==> build 96: inputs <==
// top
module top(
    input clk, rst,
    input [3:0] key_in,
    output [6:0] seg,
    output [7:0] sel,
    output reg [2:0] led, sel_led,
    output buz
);
    wire [2:0] key_val;
    localparam  S1 = 3'd1,
                S2 = 3'd2,
                S3 = 3'd3,
                S4 = 3'd4;
    key u_key(
        .clk(clk),
        .rst(rst),
        .key_in(key_in),
        .key_val(key_val)
    );
    reg [20:0] data_to_show;
    seg u_seg(
        .clk(clk),
        .rst(rst),
        .seg(seg),
        .sel(sel),
        .data(data_to_show)
    );
    wire [20:0] data_clock, data_stopwatch, data_timer;
    wire [2:0] led_clock, led_timer;
    wire [2:0] key_val_clock, key_val_stopwatch, key_val_timer;
    reg [1:0] current_state, next_state;
    localparam  CLOCK       = 2'b00,
                STOPWATCH   = 2'b01,
                TIMER       = 2'b11;
    assign key_val_clock = (current_state == CLOCK) ? key_val : 3'd0;
    assign key_val_stopwatch = (current_state == STOPWATCH) ? key_val : 3'd0;
    assign key_val_timer = (current_state == TIMER) ? key_val : 3'd0;
    clock u_clock (
        .clk(clk),
        .rst(rst),
        .key_val(key_val_clock),
        .data(data_clock),
        .led(led_clock)
    );
    stopwatch u_stopwatch (
        .clk(clk),
        .rst(rst),
        .key_val(key_val_stopwatch),
        .data(data_stopwatch)
    );
    timer u_timer (
        .clk(clk),
        .rst(rst),
        .key_val(key_val_timer),
        .data(data_timer),
        .led(led_timer),
        .buz(buz)
    );
    always @(posedge clk or negedge rst) begin
        if (!rst) begin
            current_state <= CLOCK;
        end else begin
            current_state <= next_state;
        end
    end
    always @(*) begin
        next_state = current_state;
        case (current_state)
            CLOCK: begin
                if (key_val == S1) begin
                    next_state = STOPWATCH;
                end else begin
                    next_state = CLOCK;
                end
            end
  ...
Settings: LEC_CHECK=0, ABC_AREA=1, CAP_MARGIN=20, CORE_MARGIN=2, CORE_UTILIZATION=72, CTS_CLUSTER_DIAMETER=355, PLACE_DENSITY_LB_ADDON=0.02, SETUP_SLACK_MARGIN=1.33, SLEW_MARGIN=20; clock period 4.65 ns.
run.sh (not shown) runs the stock make flow with config.mk's settings and CLKGATE_MAP_FILE=.
==> trial 91: changes against build 96 <==
Settings changed: ABC_AREA 1 to default, CORE_UTILIZATION 72 to 66, CTS_CLUSTER_DIAMETER 355 to default, PLACE_DENSITY_LB_ADDON 0.02 to default, SETUP_SLACK_MARGIN 1.33 to default.
==> flow/constraint.sdc (replaced) <==
create_clock -name core_clock -period 4.52 [get_ports {clk}]
set_input_delay 0.9040 -clock core_clock [delete_from_list [all_inputs] [get_ports {clk}]]
set_output_delay 0.9040 -clock core_clock [all_outputs]
set_load 0.01 [all_outputs]
==> build 42: changes against build 96 <==
Settings changed: ABC_AREA 1 to default, CAP_MARGIN 20 to 0, CTS_CLUSTER_DIAMETER 355 to 395, CTS_CLUSTER_SIZE from default to 98, PLACE_DENSITY_LB_ADDON 0.02 to default, SETUP_SLACK_MARGIN 1.33 to default.
==> flow/constraint.sdc (replaced) <==
create_clock -name core_clock -period 9.56 [get_ports {clk}]
set_input_delay 1.9120 -clock core_clock [delete_from_list [all_inputs] [get_ports {clk}]]
set_output_delay 1.9120 -clock core_clock [all_outputs]
set_load 0.01 [all_outputs]
==> comparison table <==
quantity	trial 91	build 42	build 96
Run status	complete, but fails checks	complete, no violations	complete, but fails checks
Layout check failures	setup timing	-	setup timing
Final-layout worst hold slack	0.3378 ns	0.4352 ns	0.4590 ns
Setup total negative slack	-5.867 ns	0 ns	-4.524 ns
Global-route met3 utilization	5.947%	5.943%	7.082%
Hold path endpoint	-	u_seg.cnt[0]	u_clock.cnt[0]
Worst-skew pair later-pin latency	0.43 ns	0.44 ns	0.45 ns
Adder and majority cell fraction of the synthesized area	5.606%	5.606%	5.710%
GR Util met2	55.69%	53.46%	59.71%
Simple Share, Synth	23.38%	23.38%	26.54%
Leakage	5.486 nW	4.668 nW	5.412 nW
Final routed wirelength across all metal layers	26,410 um	22,570 um	29,060 um
Share of the final layout cell area in multi-input gates	46.39%	50.39%	44.31%
Yosys cell types	78	78	59
Worst path max stage delay	0.45 ns	0.75 ns	0.44 ns
Number of vias per cell after detailed routing	6.259	6.376	6.376
FF-to-FF Start	u_stopwatch.data[14]	u_stopwatch.data[15]	u_timer.cnt[0]
Synthesized area per cell	8.615 um2	8.615 um2	7.610 um2
Logic depth of the worst register-to-register path	11	11	13
Worst Tran Pin Value	0.6873 ns	1.002 ns	0.9726 ns
Post-synth net total	1,190	1,190	1,317
Period utilization	120.0%	79.65%	114.8%
Mux share of post-synthesis cell area	3.109%	3.109%	0%
Maximum number of pins on one net before global-route repair	110	82	105
Biggest consumer	sequential cells	the clock network	the clock network
No activity file was given, so power comes from the tool's default toggle rates.
